### flow/run.sh
#!/bin/bash
# the make line also repeats each setting of config.mk as NAME=value (left out here)
make -C /OpenROAD-flow-scripts/flow DESIGN_CONFIG=/design/flow/config.mk WORK_HOME=/design/flow/orfs CLKGATE_MAP_FILE= finish
### flow/design.v
`timescale 1ns / 1ps
module main(
    input clk,rst,start,
    input [3:0]ip,
    output reg [59:0]ans,
    output reg finish
    );
    parameter [6:0]addr_max=100;
    reg [59:0]max,adder;
    reg [3:0]bram[addr_max-1:0];
    reg [6:0]addr,index,index_max;
    reg [3:0]state;
    always @(posedge clk)
    begin
        if(rst)
        begin
            addr<=0;ans<=0;max<=0;
            index<=0;index_max<=addr_max-12;
            state<=0;
            finish<=1;
        end
        else 
        begin
            case(state)
            0:
            begin
                addr<=0;ans<=adder;max<=0;
                index<=0;index_max<=addr_max-12;
                if(start)
                begin
                    finish<=0;
                    state<=1;
                end
                else finish<=1;
            end
            1:
            begin
                if(addr>=addr_max)
                begin
                    state<=2;
                    addr<=0;
                end
                else 
                begin
                    bram[addr]<=ip;
                    addr<=addr+1;
                end
            end
            2:
            begin
                if(addr<=index_max) 
                begin
                    if(bram[addr]>max[3:0])
                    begin
                        index<=addr;    
                        max[3:0]<=bram[addr];
                    end
                    addr<=addr+1;
                end
                else
                begin
                    addr<=index+1;
                    if(index_max>=99)state<=0;
                    else 
                    begin
                        index_max<=index_max+1;       
                        max<=max<<4;
                    end
                end
            end
            endcase        
        end   
    end
    reg [15:0]c;
    wire [15:0]cin={c[15:1],1'b0};
    genvar i;
    generate 
        for(i=1;i<16;i=i+1)
        begin:bcd_adder
            always @(*)
            begin
                if(rst) 
                begin
                    adder[4*i-1:4*(i-1)]=0;
                    c[i]=0;
                end
                else if(cin[i-1]+max[4*i-1:4*(i-1)]+ans[4*i-1:4*(i-1)]>9)
                begin
                    adder[4*i-1:4*(i-1)]=cin[i-1]+ans[4*i-1:4*(i-1)]+max[4*i-1:4*(i-1)]-10;
                    c[i]=1;
                end
                else
                begin
                    adder[4*i-1:4*(i-1)]=cin[i-1]+ans[4*i-1:4*(i-1)]+max[4*i-1:4*(i-1)];
                    c[i]=0;
                end
            end
        end
    endgenerate
endmodule
### flow/config.mk
export PLATFORM = sky130hd
export DESIGN_NAME = main
export DESIGN_NICKNAME = main
export VERILOG_FILES = /design/flow/design.v
export SDC_FILE = /design/flow/constraint.sdc
export NUM_CORES = 4
export LEC_CHECK = 0
export CAP_MARGIN = 0
export CELL_PAD_IN_SITES_DETAIL_PLACEMENT = 1
export CELL_PAD_IN_SITES_GLOBAL_PLACEMENT = 3
export CORE_ASPECT_RATIO = 1.25
export CORE_MARGIN = 2
export CORE_UTILIZATION = 67
export CTS_CLUSTER_DIAMETER = 325
export CTS_CLUSTER_SIZE = 41
export GPL_ROUTABILITY_DRIVEN = 0
export GPL_TIMING_DRIVEN = 1
export HOLD_SLACK_MARGIN = 0.26
export PLACE_DENSITY_LB_ADDON = 0.26
export SETUP_SLACK_MARGIN = 1.0
export SLEW_MARGIN = 40
export TNS_END_PERCENT = 30
### flow/constraint.sdc
create_clock -name core_clock -period 22.3 [get_ports {clk}]
set_input_delay 4.4600 -clock core_clock [delete_from_list [all_inputs] [get_ports {clk}]]
set_output_delay 4.4600 -clock core_clock [all_outputs]
set_load 0.01 [all_outputs]
==> results.sh, run 1 <==
# source this file to load flow results
export IMPL_core_um2=38200
export IMPL_compound_area_frac=0.0745
export IMPL_stop_stage="global placement without I/O"
export IMPL_simple_gate_area_frac=0.0965
export IMPL_yosys_warnings=1
export IMPL_async_flop_share=0
export IMPL_dieArea_um2=40300
export IMPL_ys_sh_xor=0.0196
export IMPL_synth_nets=2164
export IMPL_fp_dieW_um=180
export IMPL_synthTopCellsByCount="edfxtp_1 (400), nor2_1 (209), inv_1 (162)"
export IMPL_syn_inst=2007
export IMPL_error_line="[ERROR FLW-0024] Place density exceeds 1.0 (current PLACE_DENSITY_LB_ADDON =  0.26). Please check if the value of  PLACE_DENSITY_LB_ADDON is between 0 and 0.99."
export IMPL_rows=80
export IMPL_top_cell="edfxtp_1"
export IMPL_synth_edff_count=400
export IMPL_yosys_stat_area_um2=26000
export IMPL_synthMuxAreaShare=0.103
export IMPL_status="aborted with a tool error"
export IMPL_largest_area_cell="edfxtp_1"
export IMPL_yosysCellCount=2007
export IMPL_synth_cell_type_count=63
export IMPL_fp_dieH_um=224
export IMPL_ys_flop_type="edfxtp_1"
export IMPL_yosysTopAreaCellShare=0.463
export IMPL_synth_logic_top_family="multiplexers"
export IMPL_initial_utilization=0.679
export IMPL_topCellsByArea="edfxtp_1 (46%), dfxtp_1 (12%), mux4_2 (8.5%)"
export IMPL_synth_flops=552
export IMPL_avgSynthCellArea_um2=12.9
export IMPL_adder_share=0.0850
export IMPL_synth_seq_share=0.580
export IMPL_synth_cell_area_um2=26000
==> run 2, diff against run 1 <==
Settings changed: CAP_MARGIN 0 to 20, CELL_PAD_IN_SITES_DETAIL_PLACEMENT 1 to unset, CELL_PAD_IN_SITES_GLOBAL_PLACEMENT 3 to unset, CORE_ASPECT_RATIO 1.25 to unset, CORE_UTILIZATION 67 to 66, CTS_CLUSTER_DIAMETER 325 to unset, CTS_CLUSTER_SIZE 41 to unset, GPL_ROUTABILITY_DRIVEN 0 to unset, GPL_TIMING_DRIVEN 1 to unset, HOLD_SLACK_MARGIN 0.26 to unset, PLACE_DENSITY_LB_ADDON 0.26 to unset, SETUP_SLACK_MARGIN 1.0 to unset, SLEW_MARGIN 40 to 20, TNS_END_PERCENT 30 to unset.
Clock period 22.3 ns to 13.5 ns, I/O delays scaled along.
==> run 2 against run 1 <==
Net effect: now fails the layout checks on setup timing; synthesized area did not move; die size increased by 1.5%; synthesized cell count unchanged.
==> results.sh, run 2 <==
# source this file to load flow results
export IMPL_status="complete, but fails checks"
export IMPL_so_violations="setup timing"
export IMPL_hold_class="register to register"
export IMPL_cpMostUsedCell="fa_2"
export IMPL_synthMuxAreaShare=0.103
export IMPL_fin_worst_skew_ps=18.7
export IMPL_cellLeakagePower_uw=0.0104
export IMPL_setup_ws_ps=-6960
export IMPL_largest_area_cell="edfxtp_1"
export IMPL_ir_worst_vdd_mv=0.143
export IMPL_p_seq_frac=0.504
export IMPL_areaGrowthSynthToFinish_pct=17.6
export IMPL_crit_type="primary input to register"
export IMPL_grt_start_max_net_pins=103
export IMPL_synth_logic_top_family="multiplexers"
export IMPL_grt_overflow=0
export IMPL_numCtsBuffers=54
export IMPL_h_tree_depth=2
export IMPL_dieArea_um2=40900
export IMPL_final_nets=2354
export IMPL_dp_hpwl_um=37000
export IMPL_setup_viol=23
export IMPL_fin_area_um2=30500
export IMPL_antenna_found_initial=0
export IMPL_critPathLaunch="rst"
export IMPL_clock_fmax_ghz=0.0489
export IMPL_syn_inst=2007
export IMPL_initial_utilization=0.670
export IMPL_start_kind="primary input"
export IMPL_slew_violations=0
export IMPL_fp_dieW_um=202
export IMPL_critPathTopFamily="adder cells"
export IMPL_routed_wl_um=61000
export IMPL_tightest_slew_ps=1120
export IMPL_r2r_start="max[1]"
export IMPL_swShare=0.219
export IMPL_synth_seq_share=0.580
export IMPL_wire_per_inst_um=22.1
export IMPL_worstSetupPathDepth=102
export IMPL_async_flop_share=0
export IMPL_cts_tree="yes"
export IMPL_endpoint="ans[58]"
export IMPL_path_buffers=16
export IMPL_worstHoldPathCells=2
export IMPL_vias=17000
export IMPL_yosysCellCount=2007
export IMPL_postRouteAntennaNets=0
export IMPL_synth_flops=552
export IMPL_clk_pin_slew_ps=60
export IMPL_ioPinCount=68
export IMPL_p_seq_uw=1850
export IMPL_clkSinkCount=552
export IMPL_port_buffers=67
export IMPL_power_density_nw_per_um2=120
export IMPL_crit_path_max_fanout=3
export IMPL_pg_comb_uw=247
export IMPL_reg2reg_to="ans[58]"
export IMPL_rsz0062_at_grt="yes"
export IMPL_p_switching_uw=805
export IMPL_first_pass_iters=5
export IMPL_grt_pass1_vias=17100
export IMPL_reg2reg_depth=106
export IMPL_clkLatencyLatePin_ps=620
export IMPL_routabilityCongestion=0.890
export IMPL_fp_dieH_um=202
export IMPL_worstSetupEndpointType="register"
export IMPL_topCellsByArea="edfxtp_1 (46%), dfxtp_1 (12%), mux4_2 (8.5%)"
export IMPL_finalPower_uw=3670
export IMPL_min_to="max[40]"
export IMPL_top_cell="edfxtp_1"
export IMPL_synth_edff_count=400
export IMPL_postCtsHoldBufs=0
export IMPL_tool_warnings=75
export IMPL_yosys_stat_area_um2=26000
export IMPL_drc=0
export IMPL_yosys_warnings=1
export IMPL_clockRootBuffer="clkbuf_16"
export IMPL_yosysTopAreaCellShare=0.463
export IMPL_vias_per_cell=6.17
export IMPL_compound_area_frac=0.0745
export IMPL_max_cap_viol_count=0
export IMPL_synth_cell_type_count=63
export IMPL_synth_nets=2164
export IMPL_slew_headroom=0.252
export IMPL_grt_pass1_wl_um=95400
export IMPL_clk_power_uw=1570
export IMPL_core_um2=38700
export IMPL_synth_cell_area_um2=26000
export IMPL_final_min_clock_period_ps=20460
export IMPL_simple_gate_area_frac=0.0965
export IMPL_n_antenna_cell=0
export IMPL_ys_flop_type="edfxtp_1"
export IMPL_tns_ps=-86700
export IMPL_slowest_stage="fa_2"
export IMPL_dpl_cell_area_um2=28000
export IMPL_ys_sh_xor=0.0196
export IMPL_power_frac_comb=0.067
export IMPL_power_leader="registers"
export IMPL_synthTopCellsByCount="edfxtp_1 (400), nor2_1 (209), inv_1 (162)"
export IMPL_crit_required_ps=13940
export IMPL_first_iter_violations=1667
export IMPL_grt_total_usage=0.303
export IMPL_finalHoldViolations=0
export IMPL_p_clk_frac=0.429
export IMPL_clockBufferDepth=3
export IMPL_post_route_period_util=1.52
export IMPL_avgSynthCellArea_um2=12.9
export IMPL_fillers=2252
export IMPL_rows=72
export IMPL_cp_arrival_ps=20900
export IMPL_r2r_slack_ps=-6250
export IMPL_cp_slowest_stage_delay_ps=390
export IMPL_adder_share=0.0850
export IMPL_hp_start="max[36]"
export IMPL_p_int_uw=2860
-- run 2: timing repair --
action / in CTS / in global routing
buffers inserted: 26 / 17
pin swaps: 22 / 25
setup endpoints to repair: 23 / 24
gates resized: 40 / 39
-- run 2: per-stage QoR --
| step | hold WS (ps) | setup slack [ps] | cells | util |
|---|---|---|---|---|
| after floorplan | 437 | -7750 | 2007 | - |
| after detailed placement | 473 | -7580 | 2621 | 0.724 |
| final | 478 | -6960 | 2759 | 0.788 |
| after global placement | 457 | -6970 | 2621 | 0.724 |
| after CTS | 482 | -6570 | 2744 | 0.780 |
| after global routing | 503 | -7830 | 2759 | 0.788 |
-- run 2: cell type report --
type / instances / area, um2 / share of cell area
Inverter: 164 / 628 / 0.0206
Clock inverter: 39 / 448 / 0.0147
Timing Repair Buffer: 231 / 1900 / 0.0622
Multi-Input combinational cell: 1194 / 10500 / 0.342
Clock buffer: 61 / 1380 / 0.0451
Sequential cell: 552 / 15100 / 0.494
Tap cell: 518 / 648 / 0.0212
-- run 2: routing by layer --
metal | vias to the layer above | part of all wire | GRT usage
li1 | 7702 | - | -
met1 | 8416 | 0.40 | 0.409
met2 | 734 | 0.50 | 0.504
met3 | 164 | 0.073 | 0.0413
met4 | 0 | 0.037 | 0.120
met5 | - | 0 | 0
==> run 3, diff against run 2 <==
Settings changed: CORE_UTILIZATION 66 to 70, CTS_CLUSTER_SIZE set to 45, PLACE_DENSITY_LB_ADDON set to 0.0, SETUP_SLACK_MARGIN set to 3.29, TNS_END_PERCENT set to 10.
Clock period 13.5 ns to 11.4 ns, I/O delays scaled along.
==> run 3 against run 2 <==
Net effect: sequential power increased by 18%; die size down 5.6%; the layout still fails its checks (setup timing); global-route usage increased by 2.9 points; highest routed layer unchanged; critical endpoint is now ans[57].
==> results.sh, run 3 <==
# source this file to load flow results
export IMPL_status="complete, but fails checks"
export IMPL_so_violations="setup timing"
export IMPL_path_buffers=18
export IMPL_top_cell="edfxtp_1"
export IMPL_rows=70
export IMPL_fillers=1825
export IMPL_power_density_nw_per_um2=143
export IMPL_clockBufferDepth=3
export IMPL_largest_area_cell="edfxtp_1"
export IMPL_cellLeakagePower_uw=0.0106
export IMPL_slew_violations=0
export IMPL_power_leader="registers"
export IMPL_first_iter_violations=1608
export IMPL_synth_cell_area_um2=26000
export IMPL_pg_comb_uw=296
export IMPL_fin_worst_skew_ps=47.3
export IMPL_worstSetupEndpointType="register"
export IMPL_cts_tree="yes"
export IMPL_synth_cell_type_count=63
export IMPL_crit_path_max_fanout=3
export IMPL_grt_total_usage=0.332
export IMPL_yosysCellCount=2007
export IMPL_avgSynthCellArea_um2=12.9
export IMPL_clkLatencyLatePin_ps=640
export IMPL_n_antenna_cell=0
export IMPL_synthTopCellsByCount="edfxtp_1 (400), nor2_1 (209), inv_1 (162)"
export IMPL_topCellsByArea="edfxtp_1 (46%), dfxtp_1 (12%), mux4_2 (8.5%)"
export IMPL_crit_required_ps=11920
export IMPL_compound_area_frac=0.0745
export IMPL_clk_pin_slew_ps=60
export IMPL_worstSetupPathDepth=104
export IMPL_dp_hpwl_um=37600
export IMPL_setup_viol=28
export IMPL_antenna_found_initial=0
export IMPL_finalPower_uw=4390
export IMPL_wire_per_inst_um=22.9
export IMPL_setup_ws_ps=-8510
export IMPL_grt_start_max_net_pins=101
export IMPL_synthMuxAreaShare=0.103
export IMPL_r2r_start="max[0]"
export IMPL_fp_dieW_um=197
export IMPL_power_frac_comb=0.067
export IMPL_first_pass_iters=7
export IMPL_endpoint="ans[57]"
export IMPL_post_route_period_util=1.75
export IMPL_async_flop_share=0
export IMPL_postCtsHoldBufs=0
export IMPL_worstHoldPathCells=2
export IMPL_synth_edff_count=400
export IMPL_final_min_clock_period_ps=19910
export IMPL_cpMostUsedCell="fa_2"
export IMPL_ir_worst_vdd_mv=0.155
export IMPL_r2r_slack_ps=-8400
export IMPL_grt_overflow=0
export IMPL_hold_class="register to register"
export IMPL_core_um2=36500
export IMPL_start_kind="primary input"
export IMPL_fin_area_um2=30700
export IMPL_critPathLaunch="rst"
export IMPL_yosys_stat_area_um2=26000
export IMPL_tightest_slew_ps=1100
export IMPL_drc=0
export IMPL_areaGrowthSynthToFinish_pct=18.1
export IMPL_synth_flops=552
export IMPL_finalHoldViolations=0
export IMPL_p_switching_uw=976
export IMPL_yosysTopAreaCellShare=0.463
export IMPL_p_seq_uw=2190
export IMPL_critPathTopFamily="adder cells"
export IMPL_hp_start="max[36]"
export IMPL_ys_sh_xor=0.0196
export IMPL_routabilityCongestion=0.848
export IMPL_p_clk_frac=0.434
export IMPL_cp_slowest_stage_delay_ps=460
export IMPL_slowest_stage="fa_2"
export IMPL_port_buffers=67
export IMPL_grt_pass1_vias=17700
export IMPL_numCtsBuffers=54
export IMPL_crit_type="primary input to register"
export IMPL_simple_gate_area_frac=0.0965
export IMPL_initial_utilization=0.711
export IMPL_h_tree_depth=2
export IMPL_synth_nets=2164
export IMPL_tool_warnings=70
export IMPL_yosys_warnings=1
export IMPL_routed_wl_um=62800
export IMPL_postRouteAntennaNets=0
export IMPL_syn_inst=2007
export IMPL_ioPinCount=68
export IMPL_grt_pass1_wl_um=98100
export IMPL_min_to="max[40]"
export IMPL_p_seq_frac=0.499
export IMPL_swShare=0.223
export IMPL_reg2reg_depth=107
export IMPL_vias_per_cell=6.36
export IMPL_dpl_cell_area_um2=28100
export IMPL_fp_dieH_um=197
export IMPL_vias=17400
export IMPL_ys_flop_type="edfxtp_1"
export IMPL_synth_logic_top_family="multiplexers"
export IMPL_cp_arrival_ps=20430
export IMPL_rsz0062_at_grt="yes"
export IMPL_clk_power_uw=1900
export IMPL_clkSinkCount=552
export IMPL_slew_headroom=0.267
export IMPL_max_cap_viol_count=0
export IMPL_synth_seq_share=0.580
export IMPL_clock_fmax_ghz=0.0502
export IMPL_clockRootBuffer="clkbuf_16"
export IMPL_dieArea_um2=38600
export IMPL_final_nets=2389
export IMPL_reg2reg_to="ans[57]"
export IMPL_p_int_uw=3410
export IMPL_adder_share=0.0850
run 3: layout make-up:
class / instances / area (um2) / area share
clock buffers: 67 / 1410 / 0.0460
clock inverters: 34 / 473 / 0.0154
inverters: 164 / 628 / 0.0205
multi-input cells: 1194 / 10300 / 0.337
flip-flops and latches: 552 / 15100 / 0.491
well taps: 468 / 586 / 0.0191
repair buffers: 266 / 2150 / 0.0702
run 3: timing repair:
action	4_1_cts	5_1_grt
hold endpoints to repair	0	0
setup buffers	35	19
pin swaps	8	9
setup endpoints to repair	39	39
resized	26	35
run 3: per-layer routing:
| metal | track usage | up-vias | wire length, um |
|---|---|---|---|
| li1 | - | 7758 | - |
| met3 | 0.0573 | 206 | 5210 |
| met5 | 0 | - | 0 |
| met1 | 0.426 | 8531 | 23500 |
| met4 | 0.154 | 0 | 2900 |
| met2 | 0.559 | 954 | 31200 |
run 3: metrics by stage:
step / setup slack, ps / std cells / hold WS (ps) / util / setup TNS [ps]
after global placement: -8620 / 2590 / 456 / 0.769 / -134290
after global routing: -9370 / 2745 / 494 / 0.839 / -147320
after floorplan: -9430 / 2007 / 437 / - / -152590
after detailed placement: -9340 / 2590 / 466 / 0.769 / -149410
after CTS: -8120 / 2726 / 475 / 0.831 / -120600
final: -8510 / 2745 / 474 / 0.839 / -126870
==> run 4, diff against run 3 <==
Settings changed: ABC_AREA set to 1, CAP_MARGIN 20 to 40, CORE_ASPECT_RATIO set to 0.89, CTS_CLUSTER_DIAMETER set to 388, CTS_CLUSTER_SIZE 45 to 16, PLACE_DENSITY_LB_ADDON 0.0 to 0.06, SETUP_SLACK_MARGIN 3.29 to 3.98, SLEW_MARGIN 20 to 5, TNS_END_PERCENT 10 to unset.
Clock period 11.4 ns to 13.5 ns, I/O delays scaled along.
==> run 4 against run 3 <==
Net effect: the layout still fails its checks (setup timing); flip-flop count unchanged; non-clock buffer count shrank 67; synthesized cell count up 37%; hold slack got worse by 9.1 ps; global-route usage down 0.99 points; sequential share of layout area up 1.3 points; routed wire length is 2.6% higher; power is 25% lower; worst setup slack improved by 3400 ps; highest routed layer unchanged.
==> results.sh, run 4 <==
# source this file to load flow results
export IMPL_synth_logic_top_family="simple AND/OR/NAND/NOR gates"
export IMPL_synth_cell_area_um2=26700
export IMPL_power_density_nw_per_um2=110
export IMPL_cpMostUsedCell="fa_2"
export IMPL_final_nets=3019
export IMPL_port_buffers=67
export IMPL_yosysCellCount=2751
export IMPL_yosys_warnings=1
export IMPL_first_iter_violations=2457
export IMPL_simple_gate_area_frac=0.204
export IMPL_critPathLaunch="rst"
export IMPL_top_cell="nand2_1"
export IMPL_slowest_stage="fa_2"
export IMPL_ioPinCount=68
export IMPL_min_to="finish"
export IMPL_wire_per_inst_um=19.2
export IMPL_first_pass_iters=6
export IMPL_ys_flop_type="edfxtp_1"
export IMPL_slew_violations=0
export IMPL_worstSetupPathDepth=101
export IMPL_p_switching_uw=797
export IMPL_rsz0062_at_grt="yes"
export IMPL_crit_required_ps=13980
export IMPL_cp_slowest_stage_delay_ps=570
export IMPL_finalPower_uw=3280
export IMPL_pg_comb_uw=320
export IMPL_fp_dieW_um=211
export IMPL_tool_warnings=65
export IMPL_reg2reg_depth=106
export IMPL_async_flop_share=0
export IMPL_yosys_stat_area_um2=26700
export IMPL_synth_seq_share=0.564
export IMPL_so_violations="setup timing"
export IMPL_r2r_slack_ps=-4320
export IMPL_clockBufferDepth=3
export IMPL_hold_class="register to register"
export IMPL_synth_edff_count=400
export IMPL_tightest_slew_ps=951
export IMPL_grt_overflow=0
export IMPL_endpoint="ans[53]"
export IMPL_p_clk_frac=0.342
export IMPL_power_leader="registers"
export IMPL_final_min_clock_period_ps=18640
export IMPL_worstHoldPathCells=2
export IMPL_dpl_cell_area_um2=28200
export IMPL_fillers=2306
export IMPL_grt_pass1_wl_um=101000
export IMPL_vias=20200
export IMPL_grt_start_max_net_pins=199
export IMPL_finalHoldViolations=0
export IMPL_setup_ws_ps=-5140
export IMPL_compound_area_frac=0.0656
export IMPL_ir_worst_vdd_mv=0.100
export IMPL_synthTopCellsByCount="nand2_1 (700), edfxtp_1 (400), nand3_1 (345)"
export IMPL_reg2reg_to="ans[53]"
export IMPL_dp_slack_ps=-5710
export IMPL_crit_type="primary input to register"
export IMPL_clock_fmax_ghz=0.0537
export IMPL_cp_arrival_ps=19120
export IMPL_ys_sh_xor=0.0213
export IMPL_clkSinkCount=552
export IMPL_clkLatencyLatePin_ps=570
export IMPL_fp_dieH_um=188
export IMPL_cts_tree="yes"
export IMPL_h_tree_depth=2
export IMPL_clk_pin_slew_ps=80
export IMPL_path_buffers=26
export IMPL_r2r_start="ans[1]"
export IMPL_areaGrowthSynthToFinish_pct=11.9
export IMPL_grt_pass1_vias=19800
export IMPL_core_um2=37600
export IMPL_worstSetupEndpointType="register"
export IMPL_antenna_found_initial=1
export IMPL_swShare=0.243
export IMPL_synth_flops=552
export IMPL_fin_area_um2=29900
export IMPL_crit_path_max_fanout=5
export IMPL_vias_per_cell=6.00
export IMPL_cellLeakagePower_uw=0.0116
export IMPL_hp_start="finish"
export IMPL_clockRootBuffer="clkbuf_16"
export IMPL_routed_wl_um=64400
export IMPL_critPathTopFamily="adder cells"
export IMPL_fin_util=0.794
export IMPL_adder_share=0.0827
export IMPL_syn_inst=2751
export IMPL_post_route_period_util=1.38
export IMPL_largest_area_cell="edfxtp_1"
export IMPL_max_cap_viol_count=0
export IMPL_slew_headroom=0.366
export IMPL_rows=67
export IMPL_fin_worst_skew_ps=17.8
export IMPL_avgSynthCellArea_um2=9.71
export IMPL_setup_viol=19
export IMPL_yosysTopAreaCellShare=0.450
export IMPL_postRouteAntennaNets=0
export IMPL_p_seq_frac=0.560
export IMPL_power_frac_comb=0.097
export IMPL_status="complete, but fails checks"
export IMPL_topCellsByArea="edfxtp_1 (45%), dfxtp_1 (11%), nand2_1 (9.8%)"
export IMPL_p_seq_uw=1840
export IMPL_routabilityCongestion=0.895
export IMPL_start_kind="primary input"
export IMPL_clk_power_uw=1120
export IMPL_synthMuxAreaShare=0
export IMPL_dp_hpwl_um=39800
export IMPL_p_int_uw=2480
export IMPL_synth_cell_type_count=43
export IMPL_synth_nets=2908
export IMPL_drc=0
export IMPL_grt_total_usage=0.322
export IMPL_numCtsBuffers=40
export IMPL_whs_ps=464
export IMPL_dieArea_um2=39700
export IMPL_initial_utilization=0.709
==> run 4: final cells by class <==
type | count | area [um2] | share of cell area
Inverter | 240 | 916 | 0.0307
Multi-Input combinational cell | 1829 | 10400 | 0.347
Tap cell | 483 | 604 | 0.0202
Sequential cell | 552 | 15100 | 0.504
Clock inverter | 2 | 25.0 | 0.000838
Timing Repair Buffer | 199 | 1800 | 0.0603
Clock buffer | 52 | 1090 | 0.0364
Antenna cell | 1 | 2.50 | 0.0000838
==> run 4: per-layer routing <==
layer,GRT usage,up-vias,share of wire
met1,0.444,9623,0.40
met2,0.527,990,0.48
li1,-,9404,-
met4,0.110,0,0.030
met3,0.0490,147,0.086
met5,0,-,0
==> run 4: stage by stage <==
stage | setup TNS [ps] | cells
6_report | -57420 | 3358
5_1_grt | -72750 | 3357
4_1_cts | -52560 | 3343
3_5_place_dp | -66100 | 3268
3_3_place_gp | -55940 | 3262
2_1_floorplan | -56240 | 2751
==> run 4: what timing repair did <==
action / CTS / global route
resized: 26 / 75
setup endpoints to repair: 35 / 35
hold buffers: 0 / 0
buffers inserted: 21 / 14
pin swaps: 23 / 34
==> run 5, diff against run 4 <==
Settings changed: CAP_MARGIN 40 to 15, CORE_ASPECT_RATIO 0.89 to 1.31, CORE_UTILIZATION 70 to 72, CTS_CLUSTER_DIAMETER 388 to 26, CTS_CLUSTER_SIZE 16 to 52, GPL_ROUTABILITY_DRIVEN set to 0, GPL_TIMING_DRIVEN set to 1, HOLD_SLACK_MARGIN set to 0.29, PLACE_DENSITY_LB_ADDON 0.06 to 0.01, SETUP_SLACK_MARGIN 3.98 to 4.01, TNS_END_PERCENT set to 65.
==> run 5 against run 4 <==
Net effect: still fails the layout checks on setup timing; synthesized cell count stayed put; sequential power hardly changed; via count is 5.7% higher; final area is 7.0% higher; non-clock buffer count is 17 lower; largest cell class unchanged; clock power is 130% higher.
==> results.sh, run 5 <==
# source this file to load flow results
export IMPL_status="complete, but fails checks"
export IMPL_so_violations="setup timing"
export IMPL_crit_type="primary input to register"
export IMPL_p_switching_uw=1160
export IMPL_finalHoldViolations=0
export IMPL_r2r_slack_ps=-4490
export IMPL_p_clk_frac=0.541
export IMPL_clock_fmax_ghz=0.0533
export IMPL_vias_per_cell=6.12
export IMPL_slowest_stage="fa_2"
export IMPL_yosysCellCount=2751
export IMPL_start_kind="primary input"
export IMPL_power_density_nw_per_um2=148
export IMPL_drc=0
export IMPL_first_pass_iters=6
export IMPL_synth_flops=552
export IMPL_worstSetupPathDepth=98
export IMPL_topCellsByArea="edfxtp_1 (45%), dfxtp_1 (11%), nand2_1 (9.8%)"
export IMPL_hp_start="finish"
export IMPL_power_leader="the clock network"
export IMPL_n_antenna_cell=0
export IMPL_synth_seq_share=0.564
export IMPL_r2r_start="max[1]"
export IMPL_yosys_stat_area_um2=26700
export IMPL_h_tree_depth=3
export IMPL_core_um2=36500
export IMPL_crit_path_max_fanout=6
export IMPL_simple_gate_area_frac=0.204
export IMPL_ioPinCount=68
export IMPL_critPathTopFamily="adder cells"
export IMPL_synth_logic_top_family="simple AND/OR/NAND/NOR gates"
export IMPL_adder_share=0.0827
export IMPL_fin_util=0.875
export IMPL_top_cell="nand2_1"
export IMPL_compound_area_frac=0.0656
export IMPL_ir_worst_vdd_mv=0.149
export IMPL_first_iter_violations=2546
export IMPL_p_seq_uw=1850
export IMPL_grt_overflow=0
export IMPL_vias=21300
export IMPL_tns_ps=-55020
export IMPL_critPathLaunch="rst"
export IMPL_dieArea_um2=38700
export IMPL_cellLeakagePower_uw=0.0126
export IMPL_endpoint="ans[58]"
export IMPL_numCtsBuffers=99
export IMPL_crit_required_ps=14060
export IMPL_clockRootBuffer="clkbuf_16"
export IMPL_p_seq_frac=0.390
export IMPL_synthTopCellsByCount="nand2_1 (700), edfxtp_1 (400), nand3_1 (345)"
export IMPL_dp_slack_ps=-5610
export IMPL_worstSetupEndpointType="register"
export IMPL_setup_viol=19
export IMPL_pg_comb_uw=326
export IMPL_grt_total_usage=0.366
export IMPL_final_nets=3061
export IMPL_ys_sh_xor=0.0213
export IMPL_wire_per_inst_um=20.5
export IMPL_p_int_uw=3570
export IMPL_fp_dieH_um=224
export IMPL_yosysTopAreaCellShare=0.450
export IMPL_hold_class="register to register"
export IMPL_cpMostUsedCell="fa_2"
export IMPL_antenna_found_initial=0
export IMPL_tightest_slew_ps=1120
export IMPL_reg2reg_to="ans[58]"
export IMPL_grt_pass1_vias=21700
export IMPL_tool_warnings=64
export IMPL_areaGrowthSynthToFinish_pct=19.7
export IMPL_postCtsHoldBufs=0
export IMPL_syn_inst=2751
export IMPL_slew_headroom=0.252
export IMPL_grt_start_max_net_pins=116
export IMPL_power_frac_comb=0.069
export IMPL_postRouteAntennaNets=0
export IMPL_synth_edff_count=400
export IMPL_synth_cell_area_um2=26700
export IMPL_worstHoldPathCells=2
export IMPL_yosys_warnings=1
export IMPL_cp_slowest_stage_delay_ps=470
export IMPL_rows=80
export IMPL_clockBufferDepth=3
export IMPL_synthMuxAreaShare=0
export IMPL_synth_nets=2908
export IMPL_synth_cell_type_count=43
export IMPL_clk_pin_slew_ps=50
export IMPL_max_cap_viol_count=0
export IMPL_rsz0062_at_grt="yes"
export IMPL_grt_pass1_wl_um=109000
export IMPL_cts_tree="yes"
export IMPL_dp_hpwl_um=40100
export IMPL_async_flop_share=0
export IMPL_post_route_period_util=1.39
export IMPL_initial_utilization=0.731
export IMPL_largest_area_cell="edfxtp_1"
export IMPL_reg2reg_depth=103
export IMPL_ys_flop_type="edfxtp_1"
export IMPL_clkLatencyLatePin_ps=640
export IMPL_setup_ws_ps=-5250
export IMPL_port_buffers=67
export IMPL_min_to="finish"
export IMPL_cp_arrival_ps=19310
export IMPL_avgSynthCellArea_um2=9.71
export IMPL_layout_cells_non_filler=3479
export IMPL_swShare=0.246
export IMPL_clkSinkCount=552
export IMPL_fp_dieW_um=172
export IMPL_slew_violations=0
export IMPL_fin_worst_skew_ps=32.9
export IMPL_final_min_clock_period_ps=18750
export IMPL_path_buffers=17
export IMPL_clk_power_uw=2560
export IMPL_dp_cells=3277
export IMPL_routed_wl_um=71300
run 5: area by class of cell:
cell class | instances | area [um2]
timing repair buffer | 182 | 1530
inverter | 240 | 921
clock buffer | 114 | 2630
tap | 492 | 616
sequential | 552 | 15100
multi-input combinational | 1829 | 10400
fill | 1717 | 4570
clock inverter | 70 | 848
run 5: routing by layer:
| layer | GRT usage | routed length, um | vias up |
|---|---|---|---|
| li1 | - | - | 9562 |
| met1 | 0.414 | 24400 | 10100 |
| met2 | 0.628 | 35700 | 1305 |
| met3 | 0.0714 | 6540 | 343 |
| met4 | 0.240 | 4630 | 0 |
| met5 | 0 | 0 | - |
run 5: what timing repair did:
| action | 4_1_cts | 5_1_grt |
|---|---|---|
| pin swaps | 13 | 43 |
| endpoints found under the setup margin | 35 | 35 |
| buffers inserted | 8 | 10 |
| gates resized | 23 | 68 |
run 5: metrics by stage:
stage	total power, uW	hold WS [ps]	instance area, um2
finish	4730	471	32000
global route	4830	504	32000
CTS	4720	471	31600
detailed placement	2180	461	28000
global placement	2170	446	28000
floorplan	2090	453	26800
==> run 6, diff against run 5 <==
Settings changed: CAP_MARGIN 15 to 20, CORE_ASPECT_RATIO 1.31 to unset, CORE_UTILIZATION 72 to 68, CTS_CLUSTER_DIAMETER 26 to unset, CTS_CLUSTER_SIZE 52 to 99, GPL_ROUTABILITY_DRIVEN 0 to unset, GPL_TIMING_DRIVEN 1 to unset, HOLD_SLACK_MARGIN 0.29 to unset, PLACE_DENSITY_LB_ADDON 0.01 to unset, SETUP_SLACK_MARGIN 4.01 to unset, SLEW_MARGIN 5 to 20, TNS_END_PERCENT 65 to unset.
Clock period 13.5 ns to 23.6 ns, I/O delays scaled along.
==> run 6 against run 5 <==
Net effect: now clean on timing, DRC and antenna; first-iteration DRC count fell by 35%; via count fell by 8.5%; non-clock buffer count down 87; clock-buffer cell count decreased by 41; critical path depth fell by 1; hold slack got worse by 14 ps; die size up 5.7%; cell count down 4.1%; combinational power is 47% lower; critical endpoint unchanged.
==> results.sh, run 6 <==
# source this file to load flow results
export IMPL_synth_logic_top_family="simple AND/OR/NAND/NOR gates"
export IMPL_crit_required_ps=24130
export IMPL_synthMuxAreaShare=0
export IMPL_avgSynthCellArea_um2=9.71
export IMPL_worstHoldPathCells=2
export IMPL_power_leader="registers"
export IMPL_clk_pin_slew_ps=60
export IMPL_ys_flop_type="edfxtp_1"
export IMPL_synth_edff_count=400
export IMPL_top_cell="nand2_1"
export IMPL_r2r_slack_ps=3970
export IMPL_fp_dieW_um=202
export IMPL_tightest_slew_ps=1080
export IMPL_ys_sh_xor=0.0213
export IMPL_path_buffers=16
export IMPL_h_tree_depth=2
export IMPL_worstSetupPathDepth=97
export IMPL_wire_per_inst_um=18.8
export IMPL_final_nets=2930
export IMPL_status="timing/DRC/antenna clean"
export IMPL_clkLatencyLatePin_ps=600
export IMPL_postCtsHoldBufs=0
export IMPL_power_density_nw_per_um2=71.0
export IMPL_synth_flops=552
export IMPL_numCtsBuffers=55
export IMPL_n_antenna_cell=0
export IMPL_antenna_found_initial=0
export IMPL_compound_area_frac=0.0656
export IMPL_clk_power_uw=853
export IMPL_ir_worst_vdd_mv=0.0619
export IMPL_cpMostUsedCell="nand2_1"
export IMPL_grt_pass1_vias=19500
export IMPL_p_clk_frac=0.410
export IMPL_whs_ps=458
export IMPL_yosysTopAreaCellShare=0.450
export IMPL_dp_cells=3222
export IMPL_critPathTopFamily="adder cells"
export IMPL_tns_ps=0
export IMPL_p_switching_uw=501
export IMPL_clock_fmax_ghz=0.0445
export IMPL_finalHoldViolations=0
export IMPL_initial_utilization=0.689
export IMPL_clockRootBuffer="clkbuf_16"
export IMPL_syn_inst=2751
export IMPL_synth_seq_share=0.564
export IMPL_synthTopCellsByCount="nand2_1 (700), edfxtp_1 (400), nand3_1 (345)"
export IMPL_postRouteAntennaNets=0
export IMPL_hold_class="register to register"
export IMPL_synth_cell_area_um2=26700
export IMPL_setup_ws_ps=1130
export IMPL_adder_share=0.0827
export IMPL_core_um2=38700
export IMPL_swShare=0.241
export IMPL_fin_worst_skew_ps=13.6
export IMPL_min_to="finish"
export IMPL_slew_violations=0
export IMPL_cp_arrival_ps=23000
export IMPL_pg_comb_uw=172
export IMPL_first_pass_iters=5
export IMPL_post_route_period_util=0.952
export IMPL_r2r_start="max[0]"
export IMPL_crit_path_max_fanout=36
export IMPL_yosysCellCount=2751
export IMPL_areaGrowthSynthToFinish_pct=9.63
export IMPL_fp_dieH_um=202
export IMPL_first_iter_violations=1660
export IMPL_vias_per_cell=5.84
export IMPL_final_min_clock_period_ps=22470
export IMPL_setup_viol=0
export IMPL_routed_wl_um=62600
export IMPL_p_seq_frac=0.507
export IMPL_topCellsByArea="edfxtp_1 (45%), dfxtp_1 (11%), nand2_1 (9.8%)"
export IMPL_grt_pass1_wl_um=100000
export IMPL_routabilityCongestion=0.886
export IMPL_cts_tree="yes"
export IMPL_reg2reg_to="ans[58]"
export IMPL_hp_start="finish"
export IMPL_cp_slowest_stage_delay_ps=450
export IMPL_rows=72
export IMPL_power_frac_comb=0.083
export IMPL_grt_start_max_net_pins=133
export IMPL_p_int_uw=1580
export IMPL_vias=19500
export IMPL_async_flop_share=0
export IMPL_crit_type="primary input to register"
export IMPL_slew_headroom=0.282
export IMPL_p_seq_uw=1050
export IMPL_fin_util=0.756
export IMPL_simple_gate_area_frac=0.204
export IMPL_layout_cells_non_filler=3337
export IMPL_reg2reg_depth=100
export IMPL_slowest_stage="fa_1"
export IMPL_synth_cell_type_count=43
export IMPL_grt_overflow=0
export IMPL_clkSinkCount=552
export IMPL_dp_hpwl_um=38800
export IMPL_tool_warnings=67
export IMPL_ioPinCount=68
export IMPL_cellLeakagePower_uw=0.0114
export IMPL_dieArea_um2=40900
export IMPL_worstSetupEndpointType="register"
export IMPL_grt_total_usage=0.311
export IMPL_synth_nets=2908
export IMPL_dp_slack_ps=180
export IMPL_yosys_warnings=1
export IMPL_max_cap_viol_count=0
export IMPL_yosys_stat_area_um2=26700
export IMPL_endpoint="ans[58]"
export IMPL_start_kind="primary input"
export IMPL_drc=0
export IMPL_clockBufferDepth=3
export IMPL_largest_area_cell="edfxtp_1"
export IMPL_critPathLaunch="rst"
export IMPL_port_buffers=67
==> run 6: cell type report <==
cell class              instances  area, um2
clock inverters                30        250
flip-flops and latches        552      15100
repair buffers                 95        891
well taps                     518        648
clock buffers                  73       1510
inverters                     240        906
multi-input cells            1829      10000
fillers                      2733       9460
==> run 6: per-layer routing <==
metal	global-route usage	vias up	wire length, um
met3	0.0513	161	4620
met4	0.120	0	2160
li1	-	9280	-
met5	0	-	0
met2	0.526	731	30400
met1	0.406	9320	25400
==> run 6: what timing repair did <==
action / in CTS / in global routing
hold endpoints to repair: 0 / 0
gates resized: 0 / 17
buffers inserted: 0 / 11
setup endpoints to repair: 0 / 3
==> run 6: stage by stage <==
stage	area [um2]	total power (uW)
global route	29300	2140
finish	29300	2080
CTS	29100	2080
global placement	27300	1240
floorplan	26700	1190
detailed placement	27300	1240
==> run 7, diff against run 6 <==
Settings changed: ABC_AREA 1 to unset, CAP_MARGIN 20 to 0, CELL_PAD_IN_SITES_DETAIL_PLACEMENT set to 2, CORE_ASPECT_RATIO set to 1.62, CORE_MARGIN 2 to 7, CORE_UTILIZATION 68 to 45, CTS_CLUSTER_SIZE 99 to 87, GPL_ROUTABILITY_DRIVEN set to 0, GPL_TIMING_DRIVEN set to 0, HOLD_SLACK_MARGIN set to -0.06, PLACE_DENSITY set to 0.48, SLEW_MARGIN 20 to 10, TNS_END_PERCENT set to 45.
Clock period 23.6 ns to 25.0 ns, I/O delays scaled along.
==> run 7 against run 6 <==
Net effect: hold slack improved by 19 ps; via count decreased by 12%; flip-flop count stayed put; routed wire length up 37%; synthesized cell count down 27%; final area is 2.6% higher; synthesized area fell by 2.8%; critical path depth up 4; non-clock buffer count grew 95; sequential share of layout area is 1.3 points lower; global-route usage shrank 5.0 points; worst setup slack worse by 430 ps; largest power group unchanged; highest routed layer unchanged.
==> results.sh, run 7 <==
# source this file to load flow results
export IMPL_status="timing/DRC/antenna clean"
export IMPL_power_leader="registers"
export IMPL_yosysTopAreaCellShare=0.463
export IMPL_routed_wl_um=85700
export IMPL_wl_met3_um=2540
export IMPL_synth_edff_count=400
export IMPL_synth_cell_area_um2=26000
export IMPL_p_switching_uw=467
export IMPL_synthMuxAreaShare=0.103
export IMPL_clk_pin_slew_ps=70
export IMPL_dp_slack_ps=-5220
export IMPL_tightest_slew_ps=1180
export IMPL_final_seq_area_um2=15100
export IMPL_start_kind="primary input"
export IMPL_slew_headroom=0.205
export IMPL_vias_per_cell=5.84
export IMPL_finalHoldViolations=0
export IMPL_grt_start_max_net_pins=82
export IMPL_crit_path_max_fanout=10
export IMPL_pg_comb_uw=146
export IMPL_cts_tree="yes"
export IMPL_ys_sh_xor=0.0196
export IMPL_path_buffers=15
export IMPL_tool_warnings=61
export IMPL_yosys_warnings=1
export IMPL_slew_violations=0
export IMPL_drc=0
export IMPL_synth_seq_share=0.580
export IMPL_p_seq_frac=0.495
export IMPL_cpMostUsedCell="fa_2"
export IMPL_final_nets=2312
export IMPL_adder_share=0.0850
export IMPL_clkLatencyLatePin_ps=620
export IMPL_ir_worst_vdd_mv=0.0673
export IMPL_areaGrowthSynthToFinish_pct=15.7
export IMPL_p_clk_frac=0.432
export IMPL_min_to="max[39]"
export IMPL_first_iter_violations=812
export IMPL_antenna_found_initial=0
export IMPL_crit_type="primary input to register"
export IMPL_final_min_clock_period_ps=24300
export IMPL_simple_gate_area_frac=0.0965
export IMPL_top_layer_used="met4"
export IMPL_topCellsByArea="edfxtp_1 (46%), dfxtp_1 (12%), mux4_2 (8.5%)"
export IMPL_hp_start="max[35]"
export IMPL_h_tree_depth=2
export IMPL_clockRootBuffer="clkbuf_16"
export IMPL_hold_class="register to register"
export IMPL_ioPinCount=68
export IMPL_ys_flop_type="edfxtp_1"
export IMPL_largest_area_cell="edfxtp_1"
export IMPL_yosysCellCount=2007
export IMPL_max_cap_viol_count=0
export IMPL_vias=17100
export IMPL_rows=111
export IMPL_worstSetupPathDepth=101
export IMPL_synth_logic_top_family="multiplexers"
export IMPL_tns_ps=0
export IMPL_power_density_nw_per_um2=66.9
export IMPL_postRouteAntennaNets=0
export IMPL_port_buffers=66
export IMPL_synth_nets=2164
export IMPL_top_cell="edfxtp_1"
export IMPL_fillers=5324
export IMPL_synth_cell_type_count=63
export IMPL_logic_area_um2=10200
export IMPL_slowest_stage="nor3b_1"
export IMPL_compound_area_frac=0.0745
export IMPL_grt_overflow=0
export IMPL_clk_power_uw=869
export IMPL_clock_fmax_ghz=0.0412
export IMPL_yosys_stat_area_um2=26000
export IMPL_fp_dieH_um=320
export IMPL_route_met2_wl_um=48300
export IMPL_setup_ws_ps=699
export IMPL_synth_flops=552
export IMPL_endpoint="ans[59]"
export IMPL_p_int_uw=1540
export IMPL_whs_ps=477
export IMPL_cp_slowest_stage_delay_ps=540
export IMPL_first_pass_iters=5
export IMPL_dieArea_um2=64800
export IMPL_critPathLaunch="rst"
export IMPL_wl_met1_um=29900
export IMPL_worstHoldPathCells=2
export IMPL_dp_hpwl_um=62500
export IMPL_cp_arrival_ps=24800
export IMPL_synthTopCellsByCount="edfxtp_1 (400), nor2_1 (209), inv_1 (162)"
export IMPL_initial_utilization=0.457
export IMPL_wire_per_inst_um=29.2
export IMPL_power_frac_comb=0.072
export IMPL_clockBufferDepth=3
export IMPL_numCtsBuffers=53
export IMPL_avgSynthCellArea_um2=12.9
export IMPL_grt_pass1_vias=19800
export IMPL_r2r_slack_ps=3750
export IMPL_setup_viol=0
export IMPL_fin_worst_skew_ps=16.8
export IMPL_finalPower_uw=2010
export IMPL_swShare=0.232
export IMPL_async_flop_share=0
export IMPL_grt_total_usage=0.261
export IMPL_worstSetupEndpointType="register"
export IMPL_syn_inst=2007
export IMPL_n_antenna_cell=0
export IMPL_grt_pass1_wl_um=128000
export IMPL_cellLeakagePower_uw=0.00997
export IMPL_p_seq_uw=996
export IMPL_clkSinkCount=552
export IMPL_fp_dieW_um=203
export IMPL_reg2reg_to="ans[59]"
export IMPL_reg2reg_depth=102
export IMPL_r2r_start="ans[1]"
export IMPL_crit_required_ps=25500
export IMPL_core_um2=56800
export IMPL_post_route_period_util=0.972
export IMPL_critPathTopFamily="adder cells"
==> run 7: what timing repair did <==
action,CTS,global route
pin swaps,16,11
hold buffers,0,0
setup buffers,16,7
resized,36,44
endpoints found under the setup margin,11,4
==> run 7: final cells by class <==
| cell class | instances | share of cell area |
|---|---|---|
| Sequential cell | 552 | 0.501 |
| Multi-Input combinational cell | 1194 | 0.339 |
| Clock buffer | 67 | 0.0487 |
| Timing Repair Buffer | 93 | 0.0311 |
| Tap cell | 734 | 0.0306 |
| Inverter | 164 | 0.0206 |
| Buffer | 97 | 0.0165 |
| Clock inverter | 32 | 0.0130 |
==> run 7: per-layer routing <==
| metal | up-vias | GRT usage |
|---|---|---|
| met4 | 0 | 0.132 |
| met2 | 375 | 0.514 |
| met5 | - | 0 |
| met3 | 201 | 0.0286 |
| li1 | 7596 | - |
| met1 | 8960 | 0.267 |
==> run 7: through the flow <==
stage	cells	area, um2	util
2_1_floorplan	2007	26000	-
3_3_place_gp	2807	27600	0.486
3_5_place_dp	2811	27700	0.488
4_1_cts	2926	29900	0.526
5_1_grt	2933	30000	0.529
6_report	2933	30000	0.529
==> run 8, diff against run 7 <==
Settings changed: ABC_AREA set to 1, CAP_MARGIN 0 to 20, CELL_PAD_IN_SITES_DETAIL_PLACEMENT 2 to unset, CORE_ASPECT_RATIO 1.62 to unset, CORE_MARGIN 7 to 2, CORE_UTILIZATION 45 to 70, CTS_CLUSTER_DIAMETER set to 388, CTS_CLUSTER_SIZE 87 to 16, GPL_ROUTABILITY_DRIVEN 0 to unset, GPL_TIMING_DRIVEN 0 to unset, HOLD_SLACK_MARGIN -0.06 to unset, PLACE_DENSITY 0.48 to unset, PLACE_DENSITY_LB_ADDON set to 0.06, SETUP_SLACK_MARGIN set to 3.98, SLEW_MARGIN 10 to 20, TNS_END_PERCENT 45 to unset.
Clock period 25.0 ns to 13.5 ns, I/O delays scaled along.
==> run 8 against run 7 <==
Net effect: the layout now fails its checks (setup timing); global-route usage up 5.9 points; worst setup slack worse by 5800 ps; critical endpoint is now ans[57]; highest routed layer unchanged; sequential share of layout area up 0.97 points.
==> results.sh, run 8 <==
# source this file to load flow results
export IMPL_tool_warnings=67
export IMPL_start_kind="primary input"
export IMPL_p_int_uw=2460
export IMPL_path_buffers=16
export IMPL_reg2reg_depth=102
export IMPL_compound_area_frac=0.0656
export IMPL_p_seq_uw=1840
export IMPL_synthTopCellsByCount="nand2_1 (700), edfxtp_1 (400), nand3_1 (345)"
export IMPL_grt_pass1_vias=19400
export IMPL_reg2reg_to="ans[57]"
export IMPL_setup_ws_ps=-5060
export IMPL_clockRootBuffer="clkbuf_16"
export IMPL_first_iter_violations=1857
export IMPL_status="complete, but fails checks"
export IMPL_swShare=0.244
export IMPL_dp_hpwl_um=38900
export IMPL_async_flop_share=0
export IMPL_dpl_cell_area_um2=28000
export IMPL_p_clk_frac=0.338
export IMPL_rows=71
export IMPL_tightest_slew_ps=1110
export IMPL_fillers=2435
export IMPL_numCtsBuffers=40
export IMPL_areaGrowthSynthToFinish_pct=10.5
export IMPL_slew_violations=0
export IMPL_hold_class="register to register"
export IMPL_clkSinkCount=552
export IMPL_critPathLaunch="rst"
export IMPL_yosysCellCount=2751
export IMPL_final_nets=2993
export IMPL_ys_flop_type="edfxtp_1"
export IMPL_first_pass_iters=6
export IMPL_vias_per_cell=5.87
export IMPL_synth_cell_type_count=43
export IMPL_grt_pass1_wl_um=98300
export IMPL_min_to="finish"
export IMPL_layout_cells_non_filler=3357
export IMPL_power_leader="registers"
export IMPL_n_antenna_cell=0
export IMPL_hp_start="finish"
export IMPL_grt_start_max_net_pins=114
export IMPL_slowest_stage="fa_2"
export IMPL_synthMuxAreaShare=0
export IMPL_grt_overflow=0
export IMPL_dp_cells=3288
export IMPL_max_cap_viol_count=0
export IMPL_cp_arrival_ps=19050
export IMPL_endpoint="ans[57]"
export IMPL_synth_seq_share=0.564
export IMPL_synth_nets=2908
export IMPL_antenna_found_initial=0
export IMPL_syn_inst=2751
export IMPL_routed_wl_um=63000
export IMPL_cts_tree="yes"
export IMPL_crit_path_max_fanout=6
export IMPL_final_seq_area_um2=15100
export IMPL_cellLeakagePower_uw=0.0114
export IMPL_fin_area_um2=29500
export IMPL_postRouteAntennaNets=0
export IMPL_clock_fmax_ghz=0.0539
export IMPL_fp_dieH_um=199
export IMPL_p_seq_frac=0.568
export IMPL_synth_cell_area_um2=26700
export IMPL_ir_worst_vdd_mv=0.0945
export IMPL_initial_utilization=0.711
export IMPL_so_violations="setup timing"
export IMPL_vias=19700
export IMPL_worstSetupPathDepth=97
export IMPL_rsz0062_at_grt="yes"
export IMPL_worstSetupEndpointType="register"
export IMPL_crit_type="primary input to register"
export IMPL_power_density_nw_per_um2=110
export IMPL_clk_pin_slew_ps=70
export IMPL_crit_required_ps=14000
export IMPL_post_route_period_util=1.37
export IMPL_finalHoldViolations=0
export IMPL_synth_logic_top_family="simple AND/OR/NAND/NOR gates"
export IMPL_adder_share=0.0827
export IMPL_fp_dieW_um=199
export IMPL_clkLatencyLatePin_ps=580
export IMPL_p_switching_uw=792
export IMPL_ioPinCount=68
export IMPL_setup_viol=19
export IMPL_routabilityCongestion=0.872
export IMPL_simple_gate_area_frac=0.204
export IMPL_yosysTopAreaCellShare=0.450
export IMPL_r2r_slack_ps=-4200
export IMPL_largest_area_cell="edfxtp_1"
export IMPL_final_min_clock_period_ps=18560
export IMPL_yosys_stat_area_um2=26700
export IMPL_h_tree_depth=2
export IMPL_power_frac_comb=0.095
export IMPL_cpMostUsedCell="fa_2"
export IMPL_yosys_warnings=1
export IMPL_critPathTopFamily="adder cells"
export IMPL_synth_edff_count=400
export IMPL_cp_slowest_stage_delay_ps=490
export IMPL_top_cell="nand2_1"
export IMPL_logic_area_um2=10300
export IMPL_clk_power_uw=1100
export IMPL_drc=0
export IMPL_port_buffers=67
export IMPL_synth_flops=552
export IMPL_fin_worst_skew_ps=17.8
export IMPL_wire_per_inst_um=18.8
export IMPL_dieArea_um2=39700
export IMPL_slew_headroom=0.261
export IMPL_clockBufferDepth=3
export IMPL_pg_comb_uw=307
export IMPL_avgSynthCellArea_um2=9.71
export IMPL_ys_sh_xor=0.0213
export IMPL_topCellsByArea="edfxtp_1 (45%), dfxtp_1 (11%), nand2_1 (9.8%)"
export IMPL_worstHoldPathCells=2
export IMPL_core_um2=37600
export IMPL_grt_total_usage=0.321
export IMPL_r2r_start="max[1]"
==> run 8: metrics by stage <==
step,hold WS (ps),worst slack [ps],TNS [ps],util,total power [uW]
after detailed placement,455,-5450,-60540,0.745,2180
after global routing,494,-5890,-67530,0.785,3350
after global placement,442,-5020,-53980,0.745,2170
after floorplan,453,-5220,-56240,-,2090
after CTS,470,-4790,-48200,0.775,3250
final,467,-5060,-53240,0.785,3250
==> run 8: what timing repair did <==
action / in CTS / in global routing
pin swaps: 18 / 30
hold buffers: 0 / 0
setup endpoints to repair: 35 / 35
gates resized: 15 / 70
setup buffers: 5 / 11
cloned: 0 / 0
==> run 8: per-layer routing <==
metal	vias up	wire, um	track usage
li1	9340	-	-
met5	-	0	0
met3	174	4970	0.0576
met4	0	2360	0.129
met2	840	30700	0.549
met1	9345	25000	0.406
==> run 8: layout make-up <==
type | count | share of cell area
clock buffer | 49 | 0.0351
tap | 511 | 0.0217
clock inverter | 3 | 0.00115
sequential | 552 | 0.511
multi-input combinational | 1829 | 0.350
inverter | 240 | 0.0310
timing repair buffer | 173 | 0.0504
==> run 9, diff against run 8 <==
Settings changed: ABC_AREA 1 to unset, CAP_MARGIN 20 to 40, CORE_ASPECT_RATIO set to 0.9, CORE_UTILIZATION 70 to 72, CTS_CLUSTER_DIAMETER 388 to 396, PLACE_DENSITY_LB_ADDON 0.06 to 0.0, SETUP_SLACK_MARGIN 3.98 to 0.08, TNS_END_PERCENT set to 10.
Clock period 13.5 ns to 11.4 ns, I/O delays scaled along.
==> run 9 against run 8 <==
Net effect: still fails the layout checks on setup timing; clock skew grew 5.4 ps; routed wire length rose by 6.1%; critical path depth increased by 5; sequential power is 18% higher; power rose by 18%; worst setup slack lost 3700 ps; combinational power rose by 2%; critical endpoint is now ans[58]; highest routed layer unchanged.
==> results.sh, run 9 <==
# source this file to load flow results
export IMPL_status="complete, but fails checks"
export IMPL_so_violations="setup timing"
export IMPL_dp_slack_ps=-9360
export IMPL_initial_utilization=0.735
export IMPL_yosysCellCount=2007
export IMPL_areaGrowthSynthToFinish_pct=15.8
export IMPL_cellLeakagePower_uw=0.0103
export IMPL_first_pass_iters=8
export IMPL_path_buffers=16
export IMPL_slowest_stage="fa_2"
export IMPL_top_cell="edfxtp_1"
export IMPL_async_flop_share=0
export IMPL_r2r_slack_ps=-8540
export IMPL_drc=0
export IMPL_fillers=1705
export IMPL_synth_nets=2164
export IMPL_routed_wl_um=66900
export IMPL_cp_arrival_ps=20610
export IMPL_max_cap_viol_count=0
export IMPL_synthTopCellsByCount="edfxtp_1 (400), nor2_1 (209), inv_1 (162)"
export IMPL_start_kind="primary input"
export IMPL_clockRootBuffer="clkbuf_16"
export IMPL_endpoint="ans[58]"
export IMPL_fp_dieH_um=184
export IMPL_slew_headroom=0.405
export IMPL_adder_share=0.0850
export IMPL_synth_logic_top_family="multiplexers"
export IMPL_setup_ws_ps=-8810
export IMPL_clkLatencyLatePin_ps=580
export IMPL_clk_pin_slew_ps=80
export IMPL_min_to="max[44]"
export IMPL_synth_flops=552
export IMPL_synth_cell_area_um2=26000
export IMPL_crit_type="primary input to register"
export IMPL_vias=18000
export IMPL_h_tree_depth=2
export IMPL_grt_total_usage=0.358
export IMPL_postRouteAntennaNets=0
export IMPL_slew_violations=0
export IMPL_worstSetupEndpointType="register"
export IMPL_dp_hpwl_um=42000
export IMPL_p_switching_uw=885
export IMPL_fp_dieW_um=204
export IMPL_numCtsBuffers=40
export IMPL_p_seq_uw=2180
export IMPL_reg2reg_to="ans[58]"
export IMPL_syn_inst=2007
export IMPL_worstHoldPathCells=2
export IMPL_layout_cells_non_filler=2710
export IMPL_yosys_stat_area_um2=26000
export IMPL_dieArea_um2=37600
export IMPL_crit_required_ps=11810
export IMPL_antenna_found_initial=0
export IMPL_tool_warnings=62
export IMPL_clk_power_uw=1350
export IMPL_power_density_nw_per_um2=128
export IMPL_core_um2=35300
export IMPL_setup_viol=28
export IMPL_topCellsByArea="edfxtp_1 (46%), dfxtp_1 (12%), mux4_2 (8.5%)"
export IMPL_p_int_uw=2960
export IMPL_grt_start_max_net_pins=81
export IMPL_compound_area_frac=0.0745
export IMPL_final_min_clock_period_ps=20210
export IMPL_port_buffers=67
export IMPL_worstSetupPathDepth=102
export IMPL_route_met2_wl_um=32400
export IMPL_grt_overflow=0
export IMPL_synth_seq_share=0.580
export IMPL_reg2reg_depth=105
export IMPL_clock_fmax_ghz=0.0495
export IMPL_cpMostUsedCell="fa_2"
export IMPL_dp_cells=2596
export IMPL_ioPinCount=68
export IMPL_first_iter_violations=2638
export IMPL_wire_per_inst_um=24.7
export IMPL_final_nets=2378
export IMPL_avgSynthCellArea_um2=12.9
export IMPL_pg_comb_uw=314
export IMPL_power_frac_comb=0.082
export IMPL_rsz0062_at_grt="yes"
export IMPL_grt_pass1_vias=17800
export IMPL_largest_area_cell="edfxtp_1"
export IMPL_clockBufferDepth=3
export IMPL_p_clk_frac=0.350
export IMPL_top_layer_used="met4"
export IMPL_ir_worst_vdd_mv=0.164
export IMPL_n_antenna_cell=0
export IMPL_critPathTopFamily="adder cells"
export IMPL_r2r_start="ans[0]"
export IMPL_power_leader="registers"
export IMPL_vias_per_cell=6.63
export IMPL_cp_slowest_stage_delay_ps=390
export IMPL_yosys_warnings=1
export IMPL_clkSinkCount=552
export IMPL_simple_gate_area_frac=0.0965
export IMPL_cts_tree="yes"
export IMPL_fin_worst_skew_ps=23.2
export IMPL_crit_path_max_fanout=3
export IMPL_tightest_slew_ps=891
export IMPL_yosysTopAreaCellShare=0.463
export IMPL_synthMuxAreaShare=0.103
export IMPL_postCtsHoldBufs=0
export IMPL_finalHoldViolations=0
export IMPL_hold_class="register to register"
export IMPL_synth_edff_count=400
export IMPL_dpl_cell_area_um2=28200
export IMPL_routabilityCongestion=0.935
export IMPL_hp_start="max[40]"
export IMPL_ys_sh_xor=0.0196
export IMPL_synth_cell_type_count=63
export IMPL_grt_pass1_wl_um=102000
export IMPL_p_seq_frac=0.568
export IMPL_swShare=0.230
export IMPL_rows=65
export IMPL_fin_area_um2=30000
export IMPL_critPathLaunch="rst"
export IMPL_wl_met3_um=7000
export IMPL_wl_met1_um=25300
export IMPL_post_route_period_util=1.77
export IMPL_ys_flop_type="edfxtp_1"
==> run 9: area by class of cell <==
| class | instances | area, um2 | share of cell area |
|---|---|---|---|
| clock buffers | 58 | 1070 | 0.0356 |
| clock inverters | 4 | 53.8 | 0.00179 |
| inverters | 164 | 628 | 0.0209 |
| multi-input cells | 1194 | 10300 | 0.343 |
| flip-flops and latches | 552 | 15100 | 0.501 |
| well taps | 469 | 587 | 0.0195 |
| repair buffers | 269 | 2330 | 0.0775 |
==> run 9: layer usage <==
metal | vias to the layer above | global-route usage
met1 | 8847 | 0.496
met3 | 206 | 0.0707
met5 | - | 0
li1 | 7718 | -
met4 | 0 | 0.108
met2 | 1186 | 0.585
==> run 9: repair_timing <==
action                                  in CTS  in global routing
endpoints found under the hold margin        0                  0
pin swaps                                    7                  7
endpoints found under the setup margin      31                 31
gates resized                               24                 35
buffers inserted                            32                 18
==> run 9: stage by stage <==
| step | TNS [ps] | hold slack (ps) | util | power (uW) |
|---|---|---|---|---|
| finish | -130750 | 475 | 0.851 | 3840 |
| global route | -150290 | 502 | 0.851 | 3930 |
| CTS | -125100 | 475 | 0.842 | 3820 |
| detailed placement | -150900 | 467 | 0.800 | 2520 |
| global placement | -135540 | 455 | 0.795 | 2500 |
| floorplan | -152590 | 437 | - | 2400 |
==> run 10, diff against run 9 <==
Settings changed: ABC_AREA set to 1, CAP_MARGIN 40 to 0, CORE_ASPECT_RATIO 0.9 to 0.5, CORE_UTILIZATION 72 to 70, CTS_CLUSTER_DIAMETER 396 to unset, CTS_CLUSTER_SIZE 16 to 22, PLACE_DENSITY set to 0.6, PLACE_DENSITY_LB_ADDON 0.0 to unset, SETUP_SLACK_MARGIN 0.08 to 2.23, TNS_END_PERCENT 10 to unset.
Clock period 11.4 ns to 13.6 ns, I/O delays scaled along.
==> run 10 against run 9 <==
Net effect: still fails the layout checks on setup timing; core utilization shrank 5.3 points; synthesized cell count grew 37%; clock-buffer cell count grew 8; clock skew grew 16 ps; highest routed layer unchanged.
==> results.sh, run 10 <==
# source this file to load flow results
export IMPL_status="complete, but fails checks"
export IMPL_so_violations="setup timing"
export IMPL_whs_ps=464
export IMPL_setup_ws_ps=-4860
export IMPL_synth_logic_top_family="simple AND/OR/NAND/NOR gates"
export IMPL_start_kind="primary input"
export IMPL_cts_tree="yes"
export IMPL_crit_path_max_fanout=6
export IMPL_post_route_period_util=1.36
export IMPL_path_buffers=17
export IMPL_compound_area_frac=0.0656
export IMPL_n_antenna_cell=0
export IMPL_yosysCellCount=2751
export IMPL_yosysTopAreaCellShare=0.450
export IMPL_vias_per_cell=5.84
export IMPL_swShare=0.244
export IMPL_hold_class="register to register"
export IMPL_ys_sh_xor=0.0213
export IMPL_reg2reg_to="ans[58]"
export IMPL_cp_slowest_stage_delay_ps=550
export IMPL_numCtsBuffers=47
export IMPL_crit_required_ps=14100
export IMPL_cpMostUsedCell="fa_2"
export IMPL_finalPower_uw=3500
export IMPL_rows=50
export IMPL_r2r_slack_ps=-4030
export IMPL_fin_area_um2=29900
export IMPL_grt_start_max_net_pins=104
export IMPL_fp_dieH_um=142
export IMPL_fillers=2395
export IMPL_initial_utilization=0.713
export IMPL_route_met2_wl_um=28700
export IMPL_pg_comb_uw=310
export IMPL_dp_hpwl_um=37600
export IMPL_p_seq_frac=0.523
export IMPL_synthMuxAreaShare=0
export IMPL_topCellsByArea="edfxtp_1 (45%), dfxtp_1 (11%), nand2_1 (9.8%)"
export IMPL_synth_cell_area_um2=26700
export IMPL_grt_total_usage=0.314
export IMPL_synth_nets=2908
export IMPL_syn_inst=2751
export IMPL_synth_seq_share=0.564
export IMPL_p_int_uw=2640
export IMPL_slew_headroom=0.239
export IMPL_clockRootBuffer="clkbuf_16"
export IMPL_ioPinCount=68
export IMPL_crit_type="primary input to register"
export IMPL_async_flop_share=0
export IMPL_h_tree_depth=2
export IMPL_hp_start="finish"
export IMPL_cp_arrival_ps=18960
export IMPL_slowest_stage="fa_2"
export IMPL_synth_cell_type_count=43
export IMPL_cellLeakagePower_uw=0.0117
export IMPL_p_seq_uw=1830
export IMPL_top_layer_used="met4"
export IMPL_final_min_clock_period_ps=18460
export IMPL_simple_gate_area_frac=0.204
export IMPL_min_to="finish"
export IMPL_fp_dieW_um=280
export IMPL_core_um2=37500
export IMPL_vias=19800
export IMPL_p_clk_frac=0.388
export IMPL_synthTopCellsByCount="nand2_1 (700), edfxtp_1 (400), nand3_1 (345)"
export IMPL_fin_worst_skew_ps=39.1
export IMPL_yosys_stat_area_um2=26700
export IMPL_routabilityCongestion=0.878
export IMPL_postRouteAntennaNets=0
export IMPL_critPathTopFamily="adder cells"
export IMPL_clkSinkCount=552
export IMPL_tightest_slew_ps=1140
export IMPL_clk_power_uw=1360
export IMPL_finalHoldViolations=0
export IMPL_setup_viol=19
export IMPL_max_cap_viol_count=0
export IMPL_wl_met1_um=26200
export IMPL_reg2reg_depth=101
export IMPL_grt_pass1_vias=18900
export IMPL_endpoint="ans[58]"
export IMPL_postCtsHoldBufs=0
export IMPL_final_nets=3008
export IMPL_clkLatencyLatePin_ps=600
export IMPL_clockBufferDepth=3
export IMPL_largest_area_cell="edfxtp_1"
export IMPL_tool_warnings=76
export IMPL_r2r_start="ans[1]"
export IMPL_power_leader="registers"
export IMPL_yosys_warnings=1
export IMPL_p_switching_uw=852
export IMPL_drc=0
export IMPL_grt_pass1_wl_um=97600
export IMPL_antenna_found_initial=0
export IMPL_critPathLaunch="rst"
export IMPL_rsz0062_at_grt="yes"
export IMPL_wire_per_inst_um=18.5
export IMPL_synth_flops=552
export IMPL_port_buffers=67
export IMPL_slew_violations=0
export IMPL_wl_met3_um=6120
export IMPL_first_pass_iters=6
export IMPL_worstSetupEndpointType="register"
export IMPL_grt_overflow=0
export IMPL_avgSynthCellArea_um2=9.71
export IMPL_dieArea_um2=39800
export IMPL_areaGrowthSynthToFinish_pct=12.1
export IMPL_power_frac_comb=0.089
export IMPL_worstSetupPathDepth=96
export IMPL_routed_wl_um=62600
export IMPL_first_iter_violations=1948
export IMPL_worstHoldPathCells=2
export IMPL_adder_share=0.0827
export IMPL_synth_edff_count=400
export IMPL_ir_worst_vdd_mv=0.101
export IMPL_power_density_nw_per_um2=117
export IMPL_top_cell="nand2_1"
export IMPL_clock_fmax_ghz=0.0542
export IMPL_clk_pin_slew_ps=70
export IMPL_ys_flop_type="edfxtp_1"
export IMPL_dpl_cell_area_um2=28000
## run 10: timing repair
action / 4_1_cts / 5_1_grt
setup endpoints to repair: 27 / 30
buffers inserted: 8 / 17
gates resized: 19 / 51
pin swaps: 12 / 24
## run 10: layout make-up
cell class                 count  area, um2  share of cell area
timing repair buffer         181       1520              0.0509
clock inverter                20        229             0.00765
clock buffer                  66       1290              0.0430
multi-input combinational   1829      10300               0.344
tap                          494        618              0.0207
sequential                   552      15100               0.503
inverter                     240        915              0.0306
## run 10: stage by stage
step                utilization  setup TNS, ps  std cells  worst slack [ps]
floorplan                     -         -54700       2751             -5150
global placement          0.747         -52510       3271             -4960
detailed placement        0.747         -58010       3271             -5310
CTS                       0.790         -45080       3365             -4610
global route              0.799         -65360       3382             -5760
finish                    0.799         -50660       3382             -4860
## run 10: layer usage
metal | up-vias | track usage
li1 | 9415 | -
met1 | 9331 | 0.440
met2 | 879 | 0.507
met3 | 125 | 0.0630
met4 | 0 | 0.0878
met5 | - | 0
Power is estimated from default activity; no workload was simulated.
